==> design/flow/design.v <==
`timescale 1ns / 1ps
package ascon_pkg;
    typedef logic [0:4][63:0] t_state_array;
    typedef logic [0:11][7:0] t_constant_addition;
    typedef logic [0:31][7:0] t_substitution;
    /*verilator lint_off UNUSEDPARAM*/
    localparam t_constant_addition C_LUT_ADDITION = {
        8'hF0,
        8'hE1,
        8'hD2,
        8'hC3,
        8'hB4,
        8'hA5,
        8'h96,
        8'h87,
        8'h78,
        8'h69,
        8'h5A,
        8'h4B
    };
    localparam t_substitution C_LUT_SBOX = {
        8'h04,
        8'h0B,
        8'h1F,
        8'h14,
        8'h1A,
        8'h15,
        8'h09,
        8'h02,
        8'h1B,
        8'h05,
        8'h08,
        8'h12,
        8'h1D,
        8'h03,
        8'h06,
        8'h1C,
        8'h1E,
        8'h13,
        8'h07,
        8'h0E,
        8'h00,
        8'h0D,
        8'h11,
        8'h18,
        8'h10,
        8'h0C,
        8'h01,
        8'h19,
        8'h16,
        8'h0A,
        8'h0F,
        8'h17
    };
    /*verilator lint_on UNUSEDPARAM*/
endpackage : ascon_pkg
`timescale 1ns / 1ps
module ascon_fsm (
    input  logic                clock,                        
    input  logic                reset_n,                      
    input  logic                i_sys_enable,                 
    input  logic                i_start,                      
    input  logic                i_data_valid,                 
    input  logic unsigned [3:0] i_round_count,                
    input  logic unsigned [1:0] i_block_count,                
    output logic                o_valid_cipher,               
    output logic                o_done,                       
    output logic                o_mux_select,                 
    output logic                o_enable_xor_data_begin,      
    output logic                o_enable_xor_key_begin,       
    output logic                o_enable_xor_key_end,         
    output logic                o_enable_xor_lsb_end,         
    output logic                o_enable_state_reg,           
    output logic                o_enable_cipher_reg,          
    output logic                o_enable_tag_reg,             
    output logic                o_enable_round_counter,       
    output logic                o_reset_round_counter_to_6,   
    output logic                o_reset_round_counter_to_0,   
    output logic                o_enable_block_counter,       
    output logic                o_reset_block_counter,        
    output logic                o_ready                       
);
    typedef enum logic unsigned [4:0] {
        STATE_IDLE,                      
        STATE_CONFIGURATION,             
        STATE_START_INITIALIZATION,      
        STATE_PROCESS_INITIALIZATION,    
        STATE_END_INITIALIZATION,        
        STATE_IDLE_ASSOCIATED_DATA,      
        STATE_START_ASSOCIATED_DATA,     
        STATE_PROCESS_ASSOCIATED_DATA,   
        STATE_END_ASSOCIATED_DATA,       
        STATE_IDLE_PLAIN_TEXT,           
        STATE_START_PLAIN_TEXT,          
        STATE_PROCESS_PLAIN_TEXT,        
        STATE_END_PLAIN_TEXT,            
        STATE_IDLE_FINALIZATION,         
        STATE_START_FINALIZATION,        
        STATE_PROCESS_FINALIZATION,      
        STATE_END_FINALIZATION           
    } type_state_e;
    logic next_o_valid_cipher;               
    logic next_o_done;                       
    logic next_o_mux_select;                 
    logic next_o_enable_xor_data_begin;      
    logic next_o_enable_xor_key_begin;       
    logic next_o_enable_xor_key_end;         
    logic next_o_enable_xor_lsb_end;         
    logic next_o_enable_state_reg;           
    logic next_o_enable_cipher_reg;          
    logic next_o_enable_tag_reg;             
    logic next_o_enable_round_counter;       
    logic next_o_reset_round_counter_to_6;   
    logic next_o_reset_round_counter_to_0;   
    logic next_o_enable_block_counter;       
    logic next_o_reset_block_counter;        
    type_state_e
        current_state,   
        next_state;      
    always_ff @(posedge clock or negedge reset_n) begin
        if (!reset_n) begin
            current_state <= STATE_IDLE;
        end
        else if (i_sys_enable) begin
            current_state <= next_state;
        end
        else begin
            current_state <= STATE_IDLE;
        end
    end
    assign o_ready = (current_state == STATE_IDLE_ASSOCIATED_DATA) || (current_state == STATE_IDLE_PLAIN_TEXT) ||
        (current_state == STATE_IDLE_FINALIZATION);
    always_comb begin
        next_state = STATE_IDLE;
        unique case (current_state)
            STATE_IDLE: begin
                if (i_start) begin
                    next_state = STATE_CONFIGURATION;
                end
            end
            STATE_CONFIGURATION: begin
                next_state = STATE_START_INITIALIZATION;
            end
            STATE_START_INITIALIZATION: begin
                next_state = STATE_PROCESS_INITIALIZATION;
            end
            STATE_PROCESS_INITIALIZATION: begin
                if (i_round_count >= 4'h9) begin
                    next_state = STATE_END_INITIALIZATION;
                end
                else begin
                    next_state = STATE_PROCESS_INITIALIZATION;
                end
            end
            STATE_END_INITIALIZATION: begin
                next_state = STATE_IDLE_ASSOCIATED_DATA;
            end
            STATE_IDLE_ASSOCIATED_DATA: begin
                if (i_data_valid) begin
                    next_state = STATE_START_ASSOCIATED_DATA;
                end
                else begin
                    next_state = STATE_IDLE_ASSOCIATED_DATA;
                end
            end
            STATE_START_ASSOCIATED_DATA: begin
                next_state = STATE_PROCESS_ASSOCIATED_DATA;
            end
            STATE_PROCESS_ASSOCIATED_DATA: begin
                if (i_round_count >= 4'h9) begin
                    next_state = STATE_END_ASSOCIATED_DATA;
                end
                else begin
                    next_state = STATE_PROCESS_ASSOCIATED_DATA;
                end
            end
            STATE_END_ASSOCIATED_DATA: begin
                next_state = STATE_IDLE_PLAIN_TEXT;
            end
            STATE_IDLE_PLAIN_TEXT: begin
                if (i_data_valid) begin
                    next_state = STATE_START_PLAIN_TEXT;
                end
                else begin
                    next_state = STATE_IDLE_PLAIN_TEXT;
                end
            end
            STATE_START_PLAIN_TEXT: begin
                next_state = STATE_PROCESS_PLAIN_TEXT;
            end
            STATE_PROCESS_PLAIN_TEXT: begin
                if (i_round_count >= 4'h9) begin
                    next_state = STATE_END_PLAIN_TEXT;
                end
                else begin
                    next_state = STATE_PROCESS_PLAIN_TEXT;
                end
            end
            STATE_END_PLAIN_TEXT: begin
                if (i_block_count >= 2'b11) begin
                    next_state = STATE_IDLE_FINALIZATION;
                end
                else begin
                    next_state = STATE_IDLE_PLAIN_TEXT;
                end
            end
            STATE_IDLE_FINALIZATION: begin
                if (i_data_valid) begin
                    next_state = STATE_START_FINALIZATION;
                end
                else begin
                    next_state = STATE_IDLE_FINALIZATION;
                end
            end
            STATE_START_FINALIZATION: begin
                next_state = STATE_PROCESS_FINALIZATION;
            end
            STATE_PROCESS_FINALIZATION: begin
                if (i_round_count >= 4'h9) begin
                    next_state = STATE_END_FINALIZATION;
                end
                else begin
                    next_state = STATE_PROCESS_FINALIZATION;
                end
            end
            STATE_END_FINALIZATION: begin
                next_state = STATE_IDLE;
            end
            /*verilator coverage_off*/
            default: begin
                next_state = STATE_IDLE;
            end
            /*verilator coverage_on*/
        endcase
    end
    always_comb begin
        next_o_valid_cipher             = 0;
        next_o_done                     = 0;
        next_o_mux_select               = 1;
        next_o_enable_xor_data_begin    = 0;
        next_o_enable_xor_key_begin     = 0;
        next_o_enable_xor_key_end       = 0;
        next_o_enable_xor_lsb_end       = 0;
        next_o_enable_state_reg         = 1;
        next_o_enable_cipher_reg        = 0;
        next_o_enable_tag_reg           = 0;
        next_o_enable_round_counter     = 0;
        next_o_reset_round_counter_to_6 = 0;
        next_o_reset_round_counter_to_0 = 0;
        next_o_enable_block_counter     = 0;
        next_o_reset_block_counter      = 0;
        unique case (current_state)
            STATE_IDLE: begin
                next_o_enable_state_reg = 0;
            end
            STATE_CONFIGURATION: begin
                next_o_enable_state_reg         = 0;
                next_o_mux_select               = 0;
                next_o_reset_round_counter_to_0 = 1;
            end
            STATE_START_INITIALIZATION: begin
                next_o_mux_select           = 0;
                next_o_enable_round_counter = 1;
            end
            STATE_PROCESS_INITIALIZATION: begin
                next_o_enable_round_counter = 1;
            end
            STATE_END_INITIALIZATION: begin
                next_o_enable_xor_key_end = 1;
            end
            STATE_IDLE_ASSOCIATED_DATA: begin
                next_o_enable_state_reg         = 0;
                next_o_reset_round_counter_to_6 = 1;
            end
            STATE_START_ASSOCIATED_DATA: begin
                next_o_enable_round_counter  = 1;
                next_o_enable_xor_data_begin = 1;
            end
            STATE_PROCESS_ASSOCIATED_DATA: begin
                next_o_enable_round_counter = 1;
            end
            STATE_END_ASSOCIATED_DATA: begin
                next_o_enable_xor_lsb_end  = 1;
                next_o_reset_block_counter = 1;
            end
            STATE_IDLE_PLAIN_TEXT: begin
                next_o_enable_state_reg         = 0;
                next_o_reset_round_counter_to_6 = 1;
            end
            STATE_START_PLAIN_TEXT: begin
                next_o_enable_round_counter  = 1;
                next_o_enable_xor_data_begin = 1;
                next_o_enable_block_counter  = 1;
                next_o_enable_cipher_reg     = 1;
                next_o_valid_cipher          = 1;
            end
            STATE_PROCESS_PLAIN_TEXT: begin
                next_o_enable_round_counter = 1;
            end
            STATE_END_PLAIN_TEXT: begin
                next_o_enable_round_counter = 1;
            end
            STATE_IDLE_FINALIZATION: begin
                next_o_enable_round_counter     = 1;
                next_o_enable_state_reg         = 0;
                next_o_reset_round_counter_to_0 = 1;
            end
            STATE_START_FINALIZATION: begin
                next_o_enable_round_counter  = 1;
                next_o_enable_xor_data_begin = 1;
                next_o_enable_xor_key_begin  = 1;
                next_o_enable_cipher_reg     = 1;
                next_o_valid_cipher          = 1;
            end
            STATE_PROCESS_FINALIZATION: begin
                next_o_enable_round_counter = 1;
            end
            STATE_END_FINALIZATION: begin
                next_o_enable_xor_key_end = 1;
                next_o_enable_tag_reg     = 1;
                next_o_done               = 1;
            end
            /*verilator coverage_off*/
            default: begin
                next_o_valid_cipher             = 0;
                next_o_done                     = 0;
                next_o_mux_select               = 1;
                next_o_enable_xor_data_begin    = 0;
                next_o_enable_xor_key_begin     = 0;
                next_o_enable_xor_key_end       = 0;
                next_o_enable_xor_lsb_end       = 0;
                next_o_enable_state_reg         = 1;
                next_o_enable_cipher_reg        = 0;
                next_o_enable_tag_reg           = 0;
                next_o_enable_round_counter     = 0;
                next_o_reset_round_counter_to_6 = 0;
                next_o_reset_round_counter_to_0 = 0;
                next_o_enable_block_counter     = 0;
                next_o_reset_block_counter      = 0;
            end
            /*verilator coverage_on*/
        endcase
    end
    always_ff @(posedge clock or negedge reset_n) begin
        if (!reset_n) begin
            o_valid_cipher             <= 0;
            o_done                     <= 0;
            o_mux_select               <= 1;
            o_enable_xor_data_begin    <= 0;
            o_enable_xor_key_begin     <= 0;
            o_enable_xor_key_end       <= 0;
            o_enable_xor_lsb_end       <= 0;
            o_enable_state_reg         <= 0;
            o_enable_cipher_reg        <= 0;
            o_enable_tag_reg           <= 0;
            o_enable_round_counter     <= 0;
            o_reset_round_counter_to_6 <= 0;
            o_reset_round_counter_to_0 <= 0;
            o_enable_block_counter     <= 0;
            o_reset_block_counter      <= 0;
        end
        else if (i_sys_enable) begin
            o_valid_cipher             <= next_o_valid_cipher;
            o_done                     <= next_o_done;
            o_mux_select               <= next_o_mux_select;
            o_enable_xor_data_begin    <= next_o_enable_xor_data_begin;
            o_enable_xor_key_begin     <= next_o_enable_xor_key_begin;
            o_enable_xor_key_end       <= next_o_enable_xor_key_end;
            o_enable_xor_lsb_end       <= next_o_enable_xor_lsb_end;
            o_enable_state_reg         <= next_o_enable_state_reg;
            o_enable_cipher_reg        <= next_o_enable_cipher_reg;
            o_enable_tag_reg           <= next_o_enable_tag_reg;
            o_enable_round_counter     <= next_o_enable_round_counter;
            o_reset_round_counter_to_6 <= next_o_reset_round_counter_to_6;
            o_reset_round_counter_to_0 <= next_o_reset_round_counter_to_0;
            o_enable_block_counter     <= next_o_enable_block_counter;
            o_reset_block_counter      <= next_o_reset_block_counter;
        end
        else begin
            o_valid_cipher             <= 0;
            o_done                     <= 0;
            o_mux_select               <= 1;
            o_enable_xor_data_begin    <= 0;
            o_enable_xor_key_begin     <= 0;
            o_enable_xor_key_end       <= 0;
            o_enable_xor_lsb_end       <= 0;
            o_enable_state_reg         <= 0;
            o_enable_cipher_reg        <= 0;
            o_enable_tag_reg           <= 0;
            o_enable_round_counter     <= 0;
            o_reset_round_counter_to_6 <= 0;
            o_reset_round_counter_to_0 <= 0;
            o_enable_block_counter     <= 0;
            o_reset_block_counter      <= 0;
        end
    end
endmodule
`timescale 1ns / 1ps
module xor_begin
(
    input  logic         [319:0]         i_state,             
    input  logic         [ 63:0] i_data,              
    input  logic         [127:0] i_key,               
    input  logic                 i_enable_xor_key,    
    input  logic                 i_enable_xor_data,   
    output logic         [319:0]         o_state              
);
    assign o_state[319:256] = i_enable_xor_data ? (i_state[319:256] ^ i_data) : i_state[319:256];
    assign o_state[255:192] = i_enable_xor_key ? (i_state[255:192] ^ i_key[127:64]) : i_state[255:192];
    assign o_state[191:128] = i_enable_xor_key ? (i_state[191:128] ^ i_key[63:0]) : i_state[191:128];
    assign o_state[127:64] = i_state[127:64];
    assign o_state[63:0] = i_state[63:0];
endmodule
`timescale 1ns / 1ps
module xor_end
(
    input  logic         [319:0]         i_state,            
    input  logic         [127:0] i_key,              
    input  logic                 i_enable_xor_key,   
    input  logic                 i_enable_xor_lsb,   
    output logic         [319:0]         o_state             
);
    logic [63:0] state_part_4_xored_with_lsb;   
    assign state_part_4_xored_with_lsb = {i_state[63:1], i_state[0] ^ i_enable_xor_lsb};
    assign o_state[319:256] = i_state[319:256];
    assign o_state[255:192] = i_state[255:192];
    assign o_state[191:128] = i_state[191:128];
    assign o_state[127:64] = i_enable_xor_key ? (i_state[127:64] ^ i_key[127:64]) : i_state[127:64];
    assign
        o_state[63:0] = i_enable_xor_key ? (state_part_4_xored_with_lsb ^ i_key[63:0]) : state_part_4_xored_with_lsb;
endmodule
`timescale 1ns / 1ps
module addition_layer
(
    input  logic         [3:0] i_round,   
    input  logic         [319:0]       i_state,   
    output logic         [319:0]       o_state    
);
    assign o_state[319:256] = i_state[319:256];
    assign o_state[255:192] = i_state[255:192];
    logic [7:0] s_round_constant;   
    always_comb begin
        case (i_round)
            4'd0 : s_round_constant = 8'hF0;
            4'd1 : s_round_constant = 8'hE1;
            4'd2 : s_round_constant = 8'hD2;
            4'd3 : s_round_constant = 8'hC3;
            4'd4 : s_round_constant = 8'hB4;
            4'd5 : s_round_constant = 8'hA5;
            4'd6 : s_round_constant = 8'h96;
            4'd7 : s_round_constant = 8'h87;
            4'd8 : s_round_constant = 8'h78;
            4'd9 : s_round_constant = 8'h69;
            4'd10: s_round_constant = 8'h5A;
            4'd11: s_round_constant = 8'h4B;
            default: s_round_constant = 8'h00;
        endcase
    end
    assign o_state[191:128] = i_state[191:128] ^ {56'h00000000000000, s_round_constant};
    assign o_state[127:64] = i_state[127:64];
    assign o_state[63:0] = i_state[63:0];
endmodule
`timescale 1ns / 1ps
module sbox
(
    input  logic unsigned [4:0] i_data,   
    output logic          [4:0] o_data    
);
    always_comb begin
        case (i_data)
            5'd0 : o_data = 5'h04;
            5'd1 : o_data = 5'h0B;
            5'd2 : o_data = 5'h1F;
            5'd3 : o_data = 5'h14;
            5'd4 : o_data = 5'h1A;
            5'd5 : o_data = 5'h15;
            5'd6 : o_data = 5'h09;
            5'd7 : o_data = 5'h02;
            5'd8 : o_data = 5'h1B;
            5'd9 : o_data = 5'h05;
            5'd10: o_data = 5'h08;
            5'd11: o_data = 5'h12;
            5'd12: o_data = 5'h1D;
            5'd13: o_data = 5'h03;
            5'd14: o_data = 5'h06;
            5'd15: o_data = 5'h1C;
            5'd16: o_data = 5'h1E;
            5'd17: o_data = 5'h13;
            5'd18: o_data = 5'h07;
            5'd19: o_data = 5'h0E;
            5'd20: o_data = 5'h00;
            5'd21: o_data = 5'h0D;
            5'd22: o_data = 5'h11;
            5'd23: o_data = 5'h18;
            5'd24: o_data = 5'h10;
            5'd25: o_data = 5'h0C;
            5'd26: o_data = 5'h01;
            5'd27: o_data = 5'h19;
            5'd28: o_data = 5'h16;
            5'd29: o_data = 5'h0A;
            5'd30: o_data = 5'h0F;
            5'd31: o_data = 5'h17;
            default: o_data = 5'h00;
        endcase
    end
endmodule
`timescale 1ns / 1ps
module substitution_layer
#(
    parameter int G_NUM_SBOXES = 64   
) (
    input  logic         [319:0] i_state,   
    output logic         [319:0] o_state    
);
    for (genvar i = 0; i < G_NUM_SBOXES; i = i + 1) begin : g_sbox
        sbox sbox_i (
            .i_data({i_state[256+i], i_state[192+i], i_state[128+i], i_state[64+i], i_state[0+i]}),
            .o_data({o_state[256+i], o_state[192+i], o_state[128+i], o_state[64+i], o_state[0+i]})
        );
    end
endmodule
`timescale 1ns / 1ps
module diffusion_layer
(
    input  logic         [319:0] i_state,   
    output logic         [319:0] o_state    
);
    assign o_state[319:256] = i_state[319:256] ^ {i_state[274:256], i_state[319:275]} ^ {i_state[283:256], i_state[319:284]};
    assign o_state[255:192] = i_state[255:192] ^ {i_state[252:192], i_state[255:253]} ^ {i_state[230:192], i_state[255:231]};
    assign o_state[191:128] = i_state[191:128] ^ {i_state[128], i_state[191:129]} ^ {i_state[133:128], i_state[191:134]};
    assign o_state[127:64] = i_state[127:64] ^ {i_state[73:64], i_state[127:74]} ^ {i_state[80:64], i_state[127:81]};
    assign o_state[63:0] = i_state[63:0] ^ {i_state[6:0], i_state[63:7]} ^ {i_state[40:0], i_state[63:41]};
endmodule
 `timescale 1ns / 1ps
module permutation
(
    input  logic                 clock,                     
    input  logic                 reset_n,                   
    input  logic                 i_sys_enable,              
    input  logic                 i_mux_select,              
    input  logic                 i_enable_xor_key_begin,    
    input  logic                 i_enable_xor_data_begin,   
    input  logic                 i_enable_xor_key_end,      
    input  logic                 i_enable_xor_lsb_end,      
    input  logic                 i_enable_cipher_reg,       
    input  logic                 i_enable_tag_reg,          
    input  logic                 i_enable_state_reg,        
    input  logic         [319:0]         i_state,                   
    input  logic         [  3:0] i_round,                   
    input  logic         [ 63:0] i_data,                    
    input  logic         [127:0] i_key,                     
    output logic         [319:0]         o_state,                   
    output logic         [ 63:0] o_cipher,                  
    output logic         [127:0] o_tag                      
);
    logic         [319:0]
        state_mux_output,                    
        state_xor_begin_output,              
        state_adder_output,                  
        state_substitution_layer_output,     
        state_diffusion_output,              
        state_xor_end_output,                
        state_output_reg;                    
    logic [ 63:0] o_cipher_reg;              
    logic [127:0] o_tag_reg;                 
    assign state_mux_output = (i_mux_select == 1'b0) ? i_state : state_output_reg;
    xor_begin xor_begin_1 (
        .i_state          (state_mux_output),
        .i_data           (i_data),
        .i_key            (i_key),
        .i_enable_xor_key (i_enable_xor_key_begin),
        .i_enable_xor_data(i_enable_xor_data_begin),
        .o_state          (state_xor_begin_output)
    );
    addition_layer addition_layer_1 (
        .i_round(i_round),
        .i_state(state_xor_begin_output),
        .o_state(state_adder_output)
    );
    substitution_layer #(
        .G_NUM_SBOXES(64)
    ) substitution_layer_1 (
        .i_state(state_adder_output),
        .o_state(state_substitution_layer_output)
    );
    diffusion_layer diffusion_layer_1 (
        .i_state(state_substitution_layer_output),
        .o_state(state_diffusion_output)
    );
    xor_end xor_end_1 (
        .i_state         (state_diffusion_output),
        .i_key           (i_key),
        .i_enable_xor_key(i_enable_xor_key_end),
        .i_enable_xor_lsb(i_enable_xor_lsb_end),
        .o_state         (state_xor_end_output)
    );
    always_ff @(posedge clock or negedge reset_n) begin
        if (!reset_n) begin
            state_output_reg <= '0;
            o_cipher_reg     <= 0;
            o_tag_reg        <= 0;
        end
        else if (i_sys_enable) begin
            if (i_enable_state_reg) begin
                state_output_reg <= state_xor_end_output;
            end
            if (i_enable_cipher_reg) begin
                o_cipher_reg <= state_xor_begin_output[319:256];
            end
            if (i_enable_tag_reg) begin
                o_tag_reg <= {state_xor_end_output[127:64], state_xor_end_output[63:0]};
            end
        end
        else begin
            state_output_reg <= '0;
            o_cipher_reg     <= 0;
            o_tag_reg        <= 0;
        end
    end
    assign o_state  = state_output_reg;
    assign o_cipher = o_cipher_reg;
    assign o_tag    = o_tag_reg;
endmodule
`timescale 1ns / 1ps
module ascon
(
    input  logic         clock,            
    input  logic         reset_n,          
    input  logic         i_sys_enable,     
    input  logic         i_start,          
    input  logic         i_data_valid,     
    input  logic [ 63:0] i_data,           
    input  logic [127:0] i_key,            
    input  logic [127:0] i_nonce,          
    output logic [ 63:0] o_cipher,         
    output logic [127:0] o_tag,            
    output logic         o_valid_cipher,   
    output logic         o_done,           
    output logic         o_ready           
);
    logic
        s_mux_select,                       
        s_enable_xor_data_begin,            
        s_enable_xor_key_begin,             
        s_enable_xor_key_end,               
        s_enable_xor_lsb_end,               
        s_enable_state_reg,                 
        s_enable_cipher_reg,                
        s_enable_tag_reg,                   
        s_enable_round_counter,             
        s_reset_round_counter_to_6,         
        s_reset_round_counter_to_0,         
        s_enable_block_counter,             
        s_reset_block_counter,              
        s_valid_cipher,                     
        reg_valid_cipher,                   
        s_done,                             
        reg_done;                           
    logic         [319:0]       o_state;            
    logic         [3:0] reg_round_counter;  
    logic         [1:0] reg_block_counter;  
    ascon_fsm ascon_fsm_inst (
        .clock                     (clock),
        .reset_n                   (reset_n),
        .i_sys_enable              (i_sys_enable),
        .i_start                   (i_start),
        .i_data_valid              (i_data_valid),
        .i_round_count             (reg_round_counter),
        .i_block_count             (reg_block_counter),
        .o_valid_cipher            (s_valid_cipher),
        .o_done                    (s_done),
        .o_mux_select              (s_mux_select),
        .o_enable_xor_data_begin   (s_enable_xor_data_begin),
        .o_enable_xor_key_begin    (s_enable_xor_key_begin),
        .o_enable_xor_key_end      (s_enable_xor_key_end),
        .o_enable_xor_lsb_end      (s_enable_xor_lsb_end),
        .o_enable_state_reg        (s_enable_state_reg),
        .o_enable_cipher_reg       (s_enable_cipher_reg),
        .o_enable_tag_reg          (s_enable_tag_reg),
        .o_enable_round_counter    (s_enable_round_counter),
        .o_reset_round_counter_to_6(s_reset_round_counter_to_6),
        .o_reset_round_counter_to_0(s_reset_round_counter_to_0),
        .o_enable_block_counter    (s_enable_block_counter),
        .o_reset_block_counter     (s_reset_block_counter),
        .o_ready                   (o_ready)
    );
    permutation permutation_inst (
        .clock                  (clock),
        .reset_n                (reset_n),
        .i_sys_enable           (i_sys_enable),
        .i_mux_select           (s_mux_select),
        .i_enable_xor_key_begin (s_enable_xor_key_begin),
        .i_enable_xor_data_begin(s_enable_xor_data_begin),
        .i_enable_xor_key_end   (s_enable_xor_key_end),
        .i_enable_xor_lsb_end   (s_enable_xor_lsb_end),
        .i_enable_cipher_reg    (s_enable_cipher_reg),
        .i_enable_tag_reg       (s_enable_tag_reg),
        .i_enable_state_reg     (s_enable_state_reg),
        .i_state                ({i_data, i_key[127:64], i_key[63:0], i_nonce[127:64], i_nonce[63:0]}),
        .i_round                (reg_round_counter),
        .i_data                 (i_data),
        .i_key                  (i_key),
        .o_state                (o_state),
        .o_cipher               (o_cipher),
        .o_tag                  (o_tag)
    );
    always_ff @(posedge clock or negedge reset_n) begin
        if (!reset_n) begin
            reg_round_counter <= 4'b0;
            reg_block_counter <= 2'b0;
            reg_valid_cipher  <= 1'b0;
            reg_done          <= 1'b0;
        end
        else if (i_sys_enable) begin
            reg_valid_cipher <= s_valid_cipher;
            reg_done         <= s_done;
            if (s_reset_round_counter_to_6) begin
                reg_round_counter <= 4'd6;
            end
            else if (s_reset_round_counter_to_0) begin
                reg_round_counter <= 4'b0;
            end
            else if (s_enable_round_counter) begin
                reg_round_counter <= reg_round_counter + 4'b0001;
            end
            if (s_reset_block_counter) begin
                reg_block_counter <= 2'b00;
            end
            else if (s_enable_block_counter) begin
                reg_block_counter <= reg_block_counter + 2'b01;
            end
        end
        else begin
            reg_round_counter <= 4'b0;
            reg_block_counter <= 2'b0;
            reg_valid_cipher  <= 1'b0;
            reg_done          <= 1'b0;
        end
    end
    assign o_valid_cipher = reg_valid_cipher;
    assign o_done         = reg_done;
endmodule
==> design/flow/run.sh <==
#!/bin/bash
# the make line also repeats each setting of config.mk as NAME=value (left out here)
make -C /OpenROAD-flow-scripts/flow DESIGN_CONFIG=/design/flow/config.mk WORK_HOME=/design/flow/orfs CLKGATE_MAP_FILE= finish
==> design/flow/config.mk <==
export PLATFORM = sky130hd
export DESIGN_NAME = ascon
export DESIGN_NICKNAME = ascon
export VERILOG_FILES = /design/flow/design.v
export SDC_FILE = /design/flow/constraint.sdc
export NUM_CORES = 4
export LEC_CHECK = 0
export ABC_AREA = 1
export CAP_MARGIN = 20
export CELL_PAD_IN_SITES_DETAIL_PLACEMENT = 0
export CELL_PAD_IN_SITES_GLOBAL_PLACEMENT = 1
export CORE_MARGIN = 2
export CORE_UTILIZATION = 58
export CTS_CLUSTER_DIAMETER = 344
export CTS_CLUSTER_SIZE = 75
export GPL_TIMING_DRIVEN = 1
export HOLD_SLACK_MARGIN = 0.2
export MAX_ROUTING_LAYER = met5
export PLACE_DENSITY = 0.47
export SETUP_SLACK_MARGIN = 1.72
export SLEW_MARGIN = 20
export TNS_END_PERCENT = 5
==> design/flow/constraint.sdc <==
create_clock -name core_clock -period 3.62 [get_ports {clock}]
set_input_delay 0.7240 -clock core_clock [delete_from_list [all_inputs] [get_ports {clock}]]
set_output_delay 0.7240 -clock core_clock [all_outputs]
set_load 0.01 [all_outputs]
==> results of run 1 <==
==> run summary, run 1 <==
Reports from this run.

- The flow did not finish.
- The last stage reached is 3_3_place_gp.
- The first error in the log reads "[ERROR GPL-0301] Utilization 105.846 % exceeds 100%".
- The synthesis report names the predominant flop master as sky130_fd_sc_hd__dfrtp_1.
- In this run the cell area of the synthesized design comes to approximately 51000 sq um.
- The area share of xor/xnor cells in the synthesized design reads 0.03152.
- Counting instances in the post-synthesis netlist gives the leading cell types as sky130_fd_sc_hd__nand2_1 (4466), sky130_fd_sc_hd__nand3_1 (997), sky130_fd_sc_hd__inv_1 (982).
- The post-synthesis net count reads roughly 9400.
- The adder and majority gate portion of the synthesized area reads 0.03330.
- The area fraction in compound gates is 0.06232.
- Measured along the y axis, the die boundary spans 301.9 microns.
- The share of synthesized registers carrying an async set or reset is 1.000.
- The gate count of the mapped netlist reads 8966.
- The floorplan step records an initial core utilization of 0.5843.
- The synthesized netlist contains 50 unique library cells.
- sky130_fd_sc_hd__nand2_1 takes more of the synthesized area than any other cell.
- The fraction of the yosys area taken by sequential cells is 0.2611.
- The post-synthesis simple-gate area fraction reads 0.4995.
- After synthesis, the cell types taking the most area are sky130_fd_sc_hd__nand2_1 (33%), sky130_fd_sc_hd__dfrtp_1 (26%), sky130_fd_sc_hd__nand3_1 (9.7%), sky130_fd_sc_hd__inv_1 (7.2%), sky130_fd_sc_hd__nand4_1 (3.8%).
- The area share of the largest cell type after synthesis is 0.3257.
- The count of flip-flops with a built-in enable after synthesis reads 0.
- The mean area per synthesized cell reads between 5 and 6 sq um.
- The share of synthesized area spent on multiplexers is 0.008337.
- The flop and latch count out of synthesis is 537.
- The yosys synthesis warning count reads 5.
- The placement row count is ~110.
- The die span in x is around 300 microns.
- The area of the synthesized netlist per yosys stat is 51480 sq um.
- The number of top-level pins is 520.
- The dominant cell by count in the synthesized netlist reads sky130_fd_sc_hd__nand2_1.
- The die area is 91150 sq um.
- The core box area is 88100 sq um.
- The number of standard cells reported by yosys is 8966.
- Yosys shows that the main logic family after synthesis is simple AND/OR/NAND/NOR gates.
==> run 2: changes to the inputs <==
ABC_AREA = unset   (was 1)
CELL_PAD_IN_SITES_DETAIL_PLACEMENT = unset   (was 0)
CELL_PAD_IN_SITES_GLOBAL_PLACEMENT = unset   (was 1)
CORE_UTILIZATION = 59   (was 58)
CTS_CLUSTER_DIAMETER = unset   (was 344)
CTS_CLUSTER_SIZE = unset   (was 75)
GPL_TIMING_DRIVEN = unset   (was 1)
HOLD_SLACK_MARGIN = unset   (was 0.2)
MAX_ROUTING_LAYER = unset   (was met5)
PLACE_DENSITY = unset   (was 0.47)
SETUP_SLACK_MARGIN = unset   (was 1.72)
TNS_END_PERCENT = unset   (was 5)
clock period = 5.05 ns   (was 3.62 ns; I/O delays follow)
==> run 2 against run 1 <==
  * The run now finishes clean
  * Area after synthesis grew 2.5%
  * Die size grew 0.76%
  * Synthesized cell count shrank 36%
==> run summary, run 2 <==
Implementation numbers.

- The final timing summary puts the cycle share of the worst path at 0.8602.
- Setup repair after global routing left no endpoint under its margin.
- Setup total negative slack on the finished layout was measured at 0 ps.
- The placement row count was 109 (unchanged).
- The main area contributors are sky130_fd_sc_hd__dfrtp_1 (25%), sky130_fd_sc_hd__mux2i_1 (13%), sky130_fd_sc_hd__xnor2_1 (9.5%), sky130_fd_sc_hd__xnor3_1 (7.0%), sky130_fd_sc_hd__nor2_1 (4.0%).
- The core box area reads 88510 sq um (+0.46%).
- The CTS log lists the clock sinks for this run as 537.
- The tally of OpenROAD warnings is 119.
- The final tally of hold violations is 0.
- The routed via count reads 49928.
- The critical path is of the reg2reg type.
- The first global-routing pass estimated 321700 microns of wire.
- The worst register-to-register path begins at ascon_fsm_inst.o_mux_select$_DFF_PN1_.
- The synthesis-to-finish area growth reads 18.89%.
- The number of standard cells reported by yosys was 5747 (-36%).
- Walking the critical path from launch to capture passes 9 cell instances.
- The starting utilization of the core area is 0.5961 (+0.01186).
- The dominant cell by count in the synthesized netlist reads sky130_fd_sc_hd__mux2i_1.
- The area fraction in compound gates is 0.1537 (+0.09134).
- The arrival time of data at the critical path endpoint is 4850 ps.
- The flow ran to the end and the layout has no timing, DRC or antenna violations.
- The post-synthesis simple-gate area fraction is 0.1340 (-0.3655).
- Across every metal layer, demand over resource in global routing totals 0.4922.
- In this run the post-CTS setup repair buffer count came out at 0.
- Routability-driven placement finished with a final weighted congestion of 1.063.
- The largest area contributor in the netlist reads sky130_fd_sc_hd__dfrtp_1.
- For this design, the slowest cell found on the critical path is sky130_fd_sc_hd__dfstp_4.
- The share of synthesized area spent on multiplexers reads 0.1514 (+0.1430).
- The area of the synthesized netlist per yosys stat reads 52770 sq um (+2.5%).
- The post-place setup slack is 613.2 ps.
- Across all setup checks in the final design, the least slack found is 705.9 ps.
- The number of hold-repair buffers added at the cts stage reads 0.
- The actual slew at the worst max-slew pin is 1133 ps.
- The largest net degree at the start of global routing is 155.
- The sequential cell area in the final layout reads about 13000 sq um.
- The required time at the endpoint of the critical path reads between 5000 and 6000 ps.
- For the worst reg-to-reg path, the endpoint reported by OpenROAD is permutation_inst.state_output_reg[117]$_DFFE_PN0P_.
- The count of flip-flops with a built-in enable after synthesis came to 0 (unchanged).
- The sum of net half-perimeters after detailed placement is 180700 microns.
- The most frequent cell on the critical path is sky130_fd_sc_hd__mux2i_1.
- The path class of the tightest hold or removal check is in2async.
- The area share of the largest cell type after synthesis reads 0.2542 (-0.07146).
- The tally of unique sky130hd cells used after synthesis is 72 (+44%).
- The via count of the first global-routing pass is ~45000.
- In the final report, the number of endpoints failing setup comes to 0.
- The sort of element at the start of the critical path reads a register.
- The adder and majority gate portion of the synthesized area reads 0.05188 (+0.01858).
- The die area is 91840 sq um (+0.76%).
- The fraction of the yosys area taken by sequential cells is 0.2547 (-0.006376).
- The global route total overflow is 0.
- The worst setup skew after layout is 36.80 ps.
- The signal on the critical path passes through buf_12, mux2i_1, nor2_1, a21oi_1, nand2_1, xnor2_1, xor3_1, mux2i_1, o21ai_0.
- The number of gates resized after CTS reads 0.
- The total routed wirelength is approximately 230000 microns.
- The cell area after synthesis came to 52770 sq um (+2.5%).
- The area share of xor/xnor cells in the synthesized design reads 0.2141 (+0.1825).
- The post-synthesis net count reads 6209 (-34%).
- The family with the most delay on the worst path reads XOR/XNOR gates.
- The die span in x is 303.1 microns (+0.38%).
- The gate count of the mapped netlist is 5747 (-36%).
- The maximum fanout along the worst path reads 111.
- Ranked by instance count, the synthesized netlist is headed by sky130_fd_sc_hd__mux2i_1 (694), sky130_fd_sc_hd__xnor2_1 (574), sky130_fd_sc_hd__nor2_1 (569).
- The vias per cell is 6.647.
- The mean area per synthesized cell reads 9.181 sq um (+60%).
- The count of placed standard cells including taps reads 7365.
- The flop and latch count out of synthesis reads 537 (unchanged).
- The count of pins over their slew limit reads 0.
- The upper clock frequency limit is 230.2 MHz.
- Once detail routing completed, the nets flagged for antenna violations numbered 0.
- The critical path startpoint reads ascon_fsm_inst.o_mux_select$_DFF_PN1_.
- The total of fill cells in the finished design is 6934.
- The report puts the cell count of the worst reg-to-reg path at 9.
- The share of synthesized registers carrying an async set or reset reads 1.000 (unchanged).
- The final critical-path required period is about 4300 ps.
- The clock passes through at most 3 buffers.
- The number of non-filler instances in the completed layout is 7511.
- At the end of the flow, the number of nets in the layout was 6734.
- The TritonCTS clock tree is done.
- The post-route core utilization is 0.7088.
- The average wire length per cell after detail routing is 30.92 microns.
- The H-tree was split into 3 levels.
- The clock transition time at the flip-flop clock pins of the worst setup and hold paths is approximately 60 ps.
- The cell sitting at the root of the clock tree is a sky130_fd_sc_hd__clkbuf_16.
- The placement report lists the number of port buffers as 519.
- Per the layout area report, the combinational gate area comes to ~37000 sq um.
- The script parses the final routing iteration and logs DRC violations as 0.
- The floorplan die height was 303.1 microns (+0.38%).
- Across the run, the number of max-cap violations was 0.
- The detailed-router iteration count before antenna repair reads 8.
- The number of buffers created by CTS is 70.
- The largest stage delay on the critical path reads 930 ps.
- The relative slew slack reads 0.2394.
- The main kind of combinational logic by area is XOR/XNOR gates.
- The clock insertion delay at the later pin of the skew report reads 680 ps.
- The worst path buffer plus inverter count reads 1.
- The yosys synthesis warning count is 5 (unchanged).
- The initial antenna violation count is 32.
- The minimum setup slack among reg-to-reg paths is slightly above 700 ps.
- The end of the critical path is permutation_inst.state_output_reg[117]$_DFFE_PN0P_.
- The prevailing post-synth register cell is sky130_fd_sc_hd__dfrtp_1.
- In this run, the number of DRC markers left after iteration 0 of detailed routing was approximately 7100.
- The number of top-level pins was 520 (unchanged).
- The worst setup path is captured at a register.
run 2: final cells by class:
class,count,share of cell area
clock inverters,35,0.007659
repair buffers,814,0.1229
inverters,92,0.005624
flip-flops and latches,537,0.2146
diodes,20,0.0007978
well taps,1165,0.02324
clock buffers,91,0.03145
multi-input cells,4757,0.5936
run 2: metal layers:
layer	GRT usage	vias up	wire, microns
met3	0.1560	755	33200
met5	0	-	150
li1	-	21501	-
met4	0.3513	24	19470
met2	0.6822	3573	93440
met1	0.6464	24075	85970
run 2: metrics by stage:
| stage | hold WS [ps] | cell area (sq um) |
|---|---|---|
| after global routing | 423.5 | 62720 |
| after detailed placement | 465.7 | 60230 |
| after CTS | 384.8 | 62680 |
| final | 373.6 | 62730 |
| after global placement | 462.4 | 60230 |
| after floorplan | 480.4 | 52770 |
==> run 3: changes to the inputs <==
CORE_UTILIZATION = 68   (was 59)
CTS_CLUSTER_SIZE = 100   (was unset)
clock period = 6.94 ns   (was 5.05 ns; I/O delays follow)
==> run 3 against run 2 <==
  * Die size is 13% lower
  * Highest routed layer unchanged
  * Setup slack gained 1100 ps
  * Hold slack improved by 120 ps
  * Area after synthesis unchanged
  * Largest cell class unchanged
  * Global-route usage rose by 6.5 points
  * Critical endpoint is now permutation_inst.state_output_reg[26]$_DFFE_PN0P_
  * Utilization grew 7.9 points
  * Critical path type unchanged
==> run summary, run 3 <==
Implementation numbers.

- The flop and latch count out of synthesis is 537 (unchanged).
- The detailed-router iteration count before antenna repair is 9 (+1).
- The tally of unique sky130hd cells used after synthesis is 72 (unchanged).
- The tally of max-capacitance violations reads 0 (unchanged).
- The post-synthesis net count is 6209 (unchanged).
- The count of placed standard cells including taps is 7035 (-4.5%).
- The minimum setup slack among reg-to-reg paths came to 1840 ps (+1140 ps).
- The launch instance of the worst min-delay path reads permutation_inst.o_tag_reg[70]$_DFFE_PN0P_.
- The largest stage delay on the critical path is 1120 ps (+190 ps).
- Hold analysis lists the worst path endpoint as permutation_inst.o_tag_reg[70]$_DFFE_PN0P_.
- Setup repair after global routing left no endpoint under its margin.
- The largest area contributor in the netlist reads sky130_fd_sc_hd__dfrtp_1.
- The area fraction in compound gates reads 0.1537 (unchanged).
- The slowest stage of the critical path is the sky130_fd_sc_hd__dfstp_4 cell.
- The total clock sinks reads 537 (unchanged).
- The family with the most delay on the worst path is multiplexers.
- From synthesis to final layout, the design area changed by 15.08%.
- The gate count of the mapped netlist was 5747 (unchanged).
- The maximum number of buffers from clock root to sink is 3 (unchanged).
- The global-route wire length before repair reads 317700 microns (-1.2%).
- The adder and majority gate portion of the synthesized area reads 0.05188 (unchanged).
- The total stage count of the critical path is 8 (-1).
- The post-CTS setup-driven buffer insertion count is 0 (unchanged).
- The starting utilization of the core area reads 0.6845 (+0.08837).
- The post-synthesis simple-gate area fraction was 0.1340 (unchanged).
- The run finished with no timing, DRC or antenna violations.
- The floorplan die height is 282.6 microns (-6.8%).
- The final routed DRC violation total is 0 (unchanged).
- The upper clock frequency limit reads 196.2 MHz (-15%).
- The total negative slack reads 0 ps (unchanged).
- TritonCTS built the clock tree.
- The via count of the first global-routing pass reads 46164 (+2.9%).
- The number of buffers created by CTS is 66 (-5.7%).
- The final critical-path required period came to 5098 ps (+753.8 ps).
- The remaining antenna violation count after routing is 0 (unchanged).
- The post-place setup slack came to 2220 ps (+1607 ps).
- The actual slew at the worst max-slew pin came to 1383 ps (+249.8 ps).
- The relative slew slack is 0.07167 (-0.1677).
- The aggregate global-route resource usage reads 0.5569 (+0.06468).
- In the synthesized netlist, the dominant kind of combinational cell is XOR/XNOR gates.
- The class of the worst hold path is reg2reg.
- The total routed wirelength is 227900 microns (-1.9%).
- The cell at the root of the clock tree is sky130_fd_sc_hd__clkbuf_16.
- The area of the synthesized netlist per yosys stat was 52770 sq um (unchanged).
- The share of synthesized area spent on multiplexers reads 0.1514 (unchanged).
- The core box area reads 77080 sq um (-13%).
- The largest net degree at the start of global routing is 202 (+30%).
- The global route total overflow reads 0 (unchanged).
- The count of pins over their slew limit was 0 (unchanged).
- The post-route fraction of the period consumed by the critical path is 0.7346 (-0.1257).
- The number of setup violations in the final report reads 0 (unchanged).
- The cell area after synthesis reads 52770 sq um (unchanged).
- The number of standard cells reported by yosys reads 5747 (unchanged).
- The critical path startpoint is ascon_fsm_inst.o_mux_select$_DFF_PN1_.
- The final worst-path setup slack reads 1842 ps (+1136 ps).
- The number of non-filler instances in the completed layout came to 7181 (-4.4%).
- The worst setup skew after layout was 29.35 ps (-7.451 ps).
- The endpoint of the worst-slack reg-to-reg timing path reads permutation_inst.state_output_reg[26]$_DFFE_PN0P_.
- The most numerous cell type found on the critical path is sky130_fd_sc_hd__xnor2_1.
- The class of the most critical setup path reads reg2reg.
- The clock insertion delay at the later pin of the skew report is 650 ps (-30 ps).
- The final tally of hold violations is 0 (unchanged).
- The final layout net count reads 6526 (-3.1%).
- The final estimated routing congestion in global placement is 1.137 (+7.0%).
- Counting instances, the worst hold path has a depth of 1.
- The area share of xor/xnor cells in the synthesized design came to 0.2141 (unchanged).
- The die area reads 79840 sq um (-13%).
- The category of the worst setup path capture point is a register.
- The post-placement cell area reads 58470 sq um (-2.9%).
- The dominant cell by count in the synthesized netlist is sky130_fd_sc_hd__mux2i_1.
- The count of flip-flops with a built-in enable after synthesis was 0 (unchanged).
- The number of gates resized after CTS is 0 (unchanged).
- The prevailing post-synth register cell reads sky130_fd_sc_hd__dfrtp_1.
- The cell area after layout is 60720 sq um (-3.2%).
- The arrival time of data at the critical path endpoint is 5550 ps (+700 ps).
- The sum of net half-perimeters after detailed placement reads 171700 microns (-5.0%).
- The number of cells traversed by the worst register-to-register path is 8 (-1).
- The required time at the endpoint of the critical path came to 7390 ps (+1830 ps).
- The share of synthesized registers carrying an async set or reset reads 1.000 (unchanged).
- The number of hold-repair buffers added at the cts stage is 0 (unchanged).
- The area share of the largest cell type after synthesis reads 0.2542 (unchanged).
- The signal on the critical path passes through buf_12, buf_4, mux2_2, ha_1, mux2i_1, xnor2_1, xnor2_1, a211oi_1.
- The startpoint of the lowest-slack register-to-register path is ascon_fsm_inst.o_mux_select$_DFF_PN1_.
- The starting DRC count in detailed routing is 7815 (+10%).
- The clock transition time at the flip-flop clock pins of the worst setup and hold paths reads 60 ps (about the same).
- The average wire length per cell after detail routing came to 31.74 microns (+2.6%).
- The mean area per synthesized cell is 9.181 sq um (unchanged).
- STA classifies the critical path startpoint as a register.
- The vias per cell is 7.048 (+6.0%).
- The placement row count is 102 (-6.4%).
- The number of top-level pins is 520 (unchanged).
- The tally of OpenROAD warnings reads 140 (+18%).
- By count the netlist is led by sky130_fd_sc_hd__mux2i_1 (694), sky130_fd_sc_hd__xnor2_1 (574), sky130_fd_sc_hd__nor2_1 (569).
- The die span in x reads 282.6 microns (-6.8%).
- The maximum fanout along the worst path is 78 (-30%).
- The routed via count is 50612 (+1.4%).
- In the post-synthesis netlist, the biggest area contributors are sky130_fd_sc_hd__dfrtp_1 (25%), sky130_fd_sc_hd__mux2i_1 (13%), sky130_fd_sc_hd__xnor2_1 (9.5%), sky130_fd_sc_hd__xnor3_1 (7.0%), sky130_fd_sc_hd__nor2_1 (4.0%).
- The fraction of the yosys area taken by sequential cells is 0.2547 (unchanged).
- The worst path buffer plus inverter count is 2 (+1).
- The initial antenna violation count is 25 (-22%).
- The end of the critical path is permutation_inst.state_output_reg[26]$_DFFE_PN0P_.
- The tally of buffers added on design ports is 519 (unchanged).
- The H-tree depth reported by CTS reads 3 (unchanged).
- The yosys synthesis warning count reads 5 (unchanged).
==> run 3: area by class of cell <==
| class | instances | area, sq um |
|---|---|---|
| Clock inverter | 27 | 260.3 |
| Antenna cell | 26 | 65.06 |
| Timing Repair Buffer | 610 | 6107 |
| Sequential cell | 537 | 13470 |
| Tap cell | 1040 | 1301 |
| Multi-Input combinational cell | 4757 | 37290 |
| Fill cell | 5223 | 16360 |
| Inverter | 92 | 352.8 |
| Clock buffer | 92 | 1882 |
==> run 3: stage by stage <==
| stage | utilization | hold slack [ps] |
|---|---|---|
| after floorplan | - | 480.4 |
| after global placement | 0.7579 | 470.8 |
| final | 0.7877 | 492.3 |
| after detailed placement | 0.7585 | 478.9 |
| after CTS | 0.7863 | 496.2 |
| after global routing | 0.7873 | 516.7 |
==> run 3: layer usage <==
metal | up-vias | wire (microns) | share of wire | GRT usage
met5 | - | 248 | 0.0011 | 0.005495
met2 | 4315 | 87690 | 0.38 | 0.7473
li1 | 21077 | - | - | -
met1 | 24052 | 76480 | 0.34 | 0.6692
met4 | 12 | 24470 | 0.11 | 0.4718
met3 | 1156 | 39020 | 0.17 | 0.2601
==> run 4: changes to the inputs <==
ABC_AREA = 0   (was unset)
CELL_PAD_IN_SITES_GLOBAL_PLACEMENT = 0   (was unset)
CORE_MARGIN = 7   (was 2)
CORE_UTILIZATION = 27   (was 68)
CTS_CLUSTER_SIZE = unset   (was 100)
MAX_ROUTING_LAYER = met4   (was unset)
MIN_ROUTING_LAYER = met1   (was unset)
PLACE_DENSITY_LB_ADDON = 0.1   (was unset)
SETUP_SLACK_MARGIN = 2.89   (was unset)
clock period = 10.0 ns   (was 6.94 ns; I/O delays follow)
==> run 4 against run 3 <==
  * Clock-buffer cell count is 25 higher
  * Via count is 5.8% lower
  * Global-route usage is 27 points lower
  * Die size went up to 2.6 times the previous value
  * Clock skew is 10 ps higher
  * Final area is 5.1% higher
  * Critical path depth is 2 higher
  * Utilization is 46 points lower
  * Still clean on timing, DRC and antenna
  * Hold slack worse by 12 ps
  * Synthesized cell count stayed put
==> run summary, run 4 <==
Implementation numbers.

- The flow ran to the end and the layout has no timing, DRC or antenna violations.
- sky130_fd_sc_hd__dfrtp_1 takes more of the synthesized area than any other cell.
- The count of pins over their slew limit was 0 (unchanged).
- The routed via count is 47692 (-5.8%).
- The destination of the worst hold path is permutation_inst.o_tag_reg[124]$_DFFE_PN0P_.
- The post-CTS setup-driven buffer insertion count was 0 (unchanged).
- The gate count of the mapped netlist reads 5747 (unchanged).
- The area share of xor/xnor cells in the synthesized design was 0.2141 (unchanged).
- The tally of OpenROAD warnings came to 120 (-14%).
- The family with the most delay on the worst path reads buffers and inverters.
- The number of cells traversed by the worst register-to-register path reads 10 (+2).
- The critical path startpoint reads ascon_fsm_inst.o_mux_select$_DFF_PN1_.
- The maximum number of buffers from clock root to sink is 3 (unchanged).
- For the worst reg-to-reg path, the endpoint reported by OpenROAD is permutation_inst.o_tag_reg[26]$_DFFE_PN0P_.
- The count of placed standard cells including taps was 8598 (+22%).
- The tally of buffers added on design ports is 519 (unchanged).
- The share of synthesized registers carrying an async set or reset is 1.000 (unchanged).
- The via count of the first global-routing pass reads 44657 (-3.3%).
- The placement row count came to 162 (+59%).
- The sort of element at the start of the critical path is a register.
- The global route total overflow was 0 (unchanged).
- The total routed wirelength is 301200 microns (+32%).
- The vias per cell is 5.429 (-23%).
- The core box area was 194600 sq um (+150%).
- The initial antenna violation count is 68 (+170%).
- The total negative slack is 0 ps (unchanged).
- The remaining antenna violation count after routing came to 0 (unchanged).
- The aggregate global-route resource usage reads 0.2838 (-0.2730).
- The maximum fanout along the worst path was 150 (+92%).
- The final critical-path required period reads 5948 ps (+850.3 ps).
- The detailed-router iteration count before antenna repair reads 5 (-4).
- The cell area after synthesis is 52770 sq um (unchanged).
- The flop and latch count out of synthesis reads 537 (unchanged).
- Setup repair after global routing left no endpoint under its margin.
- The final layout net count reads 6601 (+1.1%).
- The prevailing post-synth register cell is sky130_fd_sc_hd__dfrtp_1.
- The dominant cell by count in the synthesized netlist is sky130_fd_sc_hd__mux2i_1.
- The post-placement cell area reads 60860 sq um (+4.1%).
- The share of synthesized area spent on multiplexers is 0.1514 (unchanged).
- The number of hold-repair buffers added at the cts stage is 0 (unchanged).
- The main area contributors are sky130_fd_sc_hd__dfrtp_1 (25%), sky130_fd_sc_hd__mux2i_1 (13%), sky130_fd_sc_hd__xnor2_1 (9.5%), sky130_fd_sc_hd__xnor3_1 (7.0%), sky130_fd_sc_hd__nor2_1 (4.0%).
- The count of flip-flops with a built-in enable after synthesis is 0 (unchanged).
- The number of cells traversed by the worst hold path is 1 (unchanged).
- The starting utilization of the core area reads 0.2712 (-0.4134).
- Note that the worst hold path type here is reg2reg.
- The post-route fraction of the period consumed by the critical path is 0.5948 (-0.1397).
- Per STA, the worst path is made up of buf_12, buf_12, clkinv_2, buf_4, o21ai_0, o221ai_1, mux2i_1, xnor2_1, xnor2_1, a211oi_1.
- The cell at the root of the clock tree reads sky130_fd_sc_hd__clkbuf_16.
- The startpoint of the lowest-slack register-to-register path is ascon_fsm_inst.o_mux_select$_DFF_PN1_.
- The multi-input gate area in the final layout came to 37430 sq um (+0.37%).
- In the setup report, the worst path falls into the class reg2reg.
- The minimum setup slack among reg-to-reg paths is 4050 ps (+2210 ps).
- The TritonCTS clock tree is done.
- The number of setup violations in the final report is 0 (unchanged).
- The post-synthesis simple-gate area fraction is 0.1340 (unchanged).
- The global-route wire length before repair reads 402400 microns (+27%).
- The clock transition time at the flip-flop clock pins of the worst setup and hold paths is 60 ps (about the same).
- The final routed DRC violation total reads 0 (unchanged).
- The cell with the biggest individual delay on the critical path is sky130_fd_sc_hd__dfstp_4.
- The final tally of hold violations reads 0 (unchanged).
- The worst setup skew after layout is 39.54 ps (+10.19 ps).
- The required time at the endpoint of the critical path came to 10530 ps (+3140 ps).
- The die area is 208000 sq um (+160%).
- The arrival time of data at the critical path endpoint was 6480 ps (+930 ps).
- The number of non-filler instances in the completed layout is 8784 (+22%).
- The synthesis-to-finish area growth reads 20.90%.
- The average wire length per cell after detail routing is 34.29 microns (+8.0%).
- The H-tree depth reported by CTS is 3 (unchanged).
- The post-synthesis net count is 6209 (unchanged).
- The area share of the largest cell type after synthesis reads 0.2542 (unchanged).
- The worst path buffer plus inverter count was 4 (+2).
- The cell area after layout is 63790 sq um (+5.1%).
- The relative slew slack came to 0.1425 (+0.07081).
- The starting DRC count in detailed routing is 4944 (-37%).
- The floorplan die height came to 456.1 microns (+61%).
- The number of standard cells reported by yosys is 5747 (unchanged).
- The tally of max-capacitance violations is 0 (unchanged).
- The mean area per synthesized cell is 9.181 sq um (unchanged).
- The sequential cell area in the final layout reads 13470 sq um (unchanged).
- The adder and majority gate portion of the synthesized area is 0.05188 (unchanged).
- The launch instance of the worst min-delay path reads permutation_inst.o_tag_reg[124]$_DFFE_PN0P_.
- The clock insertion delay at the later pin of the skew report reads 730 ps (+80 ps).
- The actual slew at the worst max-slew pin is 1250 ps (-132.1 ps).
- The fraction of the yosys area taken by sequential cells reads 0.2547 (unchanged).
- The post-route core utilization is 0.3278 (-0.4599).
- The largest net degree at the start of global routing is 161 (-20%).
- The tally of unique sky130hd cells used after synthesis is 72 (unchanged).
- The number of gates resized after CTS is 0 (unchanged).
- STA classifies the critical path endpoint as a register.
- The total stage count of the critical path came to 10 (+2).
- The final estimated routing congestion in global placement is 0.9718 (-15%).
- The total clock sinks reads 537 (unchanged).
- The area fraction in compound gates is 0.1537 (unchanged).
- The area of the synthesized netlist per yosys stat was 52770 sq um (unchanged).
- Per STA, the endpoint of the critical path is permutation_inst.o_tag_reg[26]$_DFFE_PN0P_.
- The number of buffers created by CTS reads 81 (+23%).
- The yosys synthesis warning count is 5 (unchanged).
- The upper clock frequency limit is 168.1 MHz (-14%).
- The die span in x is 456.1 microns (+61%).
- The main kind of combinational logic by area is XOR/XNOR gates.
- The number of top-level pins reads 520 (unchanged).
- The total of fill cells in the finished design reads 20259 (+290%).
- The sum of net half-perimeters after detailed placement reads 237800 microns (+39%).
- The largest stage delay on the critical path is 1160 ps (+40 ps).
- Sorting the synthesized cells by how often they occur yields sky130_fd_sc_hd__mux2i_1 (694), sky130_fd_sc_hd__xnor2_1 (574), sky130_fd_sc_hd__nor2_1 (569).
-- run 4: area by class of cell --
| cell class | count | share of cell area |
|---|---|---|
| Multi-Input combinational cell | 4757 | 0.5867 |
| Sequential cell | 537 | 0.2111 |
| Timing Repair Buffer | 670 | 0.1009 |
| Tap cell | 2542 | 0.04986 |
| Clock buffer | 117 | 0.03691 |
| Clock inverter | 30 | 0.007453 |
| Inverter | 92 | 0.005551 |
| Antenna cell | 39 | 0.001530 |
-- run 4: metal layers --
metal | up-vias | part of all wire | track usage | routed length, microns
met5 | - | 0 | - | 0
met4 | 0 | 0.050 | 0.1161 | 15150
met3 | 418 | 0.058 | 0.03684 | 17450
met2 | 1871 | 0.44 | 0.4289 | 131700
met1 | 24116 | 0.45 | 0.3849 | 136900
li1 | 21287 | - | - | -
-- run 4: per-stage QoR --
step                      hold slack (ps)  setup WS [ps]
after global routing                493.9           4051
after CTS                           485.6           4311
after floorplan                     480.4           5923
after detailed placement            473.4           4242
after global placement              469.6           3842
final                               480.6           4052
==> run 5: changes to the inputs <==
ABC_AREA = unset   (was 0)
CELL_PAD_IN_SITES_DETAIL_PLACEMENT = 0   (was unset)
CORE_ASPECT_RATIO = 0.8   (was unset)
CORE_MARGIN = 2   (was 7)
CORE_UTILIZATION = 72   (was 27)
CTS_CLUSTER_DIAMETER = 344   (was unset)
CTS_CLUSTER_SIZE = 20   (was unset)
GPL_TIMING_DRIVEN = 1   (was unset)
HOLD_SLACK_MARGIN = -0.04   (was unset)
MIN_ROUTING_LAYER = unset   (was met1)
PLACE_DENSITY_LB_ADDON = 0.01   (was 0.1)
SETUP_SLACK_MARGIN = 0.98   (was 2.89)
TNS_END_PERCENT = 5   (was unset)
clock period = 3.31 ns   (was 10.0 ns; I/O delays follow)
==> run 5 against run 4 <==
  * The flow now stops in 5_1_grt
  * Die size fell by 64%
  * Area after synthesis did not move
  * Synthesized cell count did not move
==> run summary, run 5 <==
Reports from this run.

- The aggregate global-route resource usage reads 0.8074.
- The main kind of combinational logic by area reads XOR/XNOR gates.
- The die area came to 75480 sq um (-64%).
- The number of standard cells reported by yosys is 5747 (unchanged).
- The number of top-level pins is 520 (unchanged).
- The H-tree depth reported by CTS is 1 (-2).
- The core box area was 72340 sq um (-63%).
- The gate count of the mapped netlist reads 5747 (unchanged).
- By count the netlist is led by sky130_fd_sc_hd__mux2i_1 (694), sky130_fd_sc_hd__xnor2_1 (574), sky130_fd_sc_hd__nor2_1 (569).
- The placement row count is 88 (-46%).
- The share of synthesized area spent on multiplexers is 0.1514 (unchanged).
- Sorting the synthesis cell report by count puts at the top sky130_fd_sc_hd__mux2i_1.
- The post-placement cell area reads 64600 sq um (+6.1%).
- The post-synthesis simple-gate area fraction reads 0.1340 (unchanged).
- The number of buffers created by CTS came to 30 (-63%).
- The flow did not finish.
- The flop and latch count out of synthesis was 537 (unchanged).
- The cell area after synthesis is 52770 sq um (unchanged).
- The final estimated routing congestion in global placement is 1.234 (+27%).
- The global route total overflow reads 16.
- The total clock sinks was 537 (unchanged).
- The starting utilization of the core area reads 0.7294 (+0.4582).
- The count of flip-flops with a built-in enable after synthesis reads 0 (unchanged).
- The fraction of the yosys area taken by sequential cells is 0.2547 (unchanged).
- The yosys synthesis warning count reads 5 (unchanged).
- The die span in x is 306.7 microns (-33%).
- The floorplan die height came to 246.1 microns (-46%).
- The sum of net half-perimeters after detailed placement came to 184500 microns (-22%).
- The share of synthesized registers carrying an async set or reset is 1.000 (unchanged).
- Sorting the synthesized cells by area gives the leading types as sky130_fd_sc_hd__dfrtp_1 (25%), sky130_fd_sc_hd__mux2i_1 (13%), sky130_fd_sc_hd__xnor2_1 (9.5%), sky130_fd_sc_hd__xnor3_1 (7.0%), sky130_fd_sc_hd__nor2_1 (4.0%).
- The post-synthesis net count is 6209 (unchanged).
- The largest area contributor in the netlist is sky130_fd_sc_hd__dfrtp_1.
- The area share of xor/xnor cells in the synthesized design is 0.2141 (unchanged).
- The tally of buffers added on design ports came to 519 (unchanged).
- The area of the synthesized netlist per yosys stat reads 52770 sq um (unchanged).
- The cell at the root of the clock tree reads sky130_fd_sc_hd__clkbuf_16.
- The area share of the largest cell type after synthesis reads 0.2542 (unchanged).
- The tool reported: "[ERROR GRT-0116] Global routing finished with congestion. Check the congestion regions in the DRC Viewer".
- The mean area per synthesized cell reads 9.181 sq um (unchanged).
- The area fraction in compound gates came to 0.1537 (unchanged).
- The maximum number of buffers from clock root to sink was 3 (unchanged).
- The tally of unique sky130hd cells used after synthesis is 72 (unchanged).
- The adder and majority gate portion of the synthesized area reads 0.05188 (unchanged).
- The prevailing post-synth register cell reads sky130_fd_sc_hd__dfrtp_1.
- The flow stopped in 5_1_grt.
## run 5: repair_timing
action / in CTS
pin swaps: 63
gates cloned: 12
endpoints found under the hold margin: 42
buffers inserted: 57
hold buffers: 1
resized: 227
endpoints found under the setup margin: 467
## run 5: metal layers
metal,overflow,global-route usage
met5,-,-
met4,3,0.7581
met3,13,0.7025
met2,0,0.9254
met1,0,0.7955
## run 5: metrics by stage
stage / setup TNS (ps) / instances / setup slack [ps]
after floorplan: 0 / 5747 / 28.00
after detailed placement: -9990 / 7678 / -288.1
after CTS: 0 / 7784 / 2.001
after global placement: -1673 / 7678 / -220.6
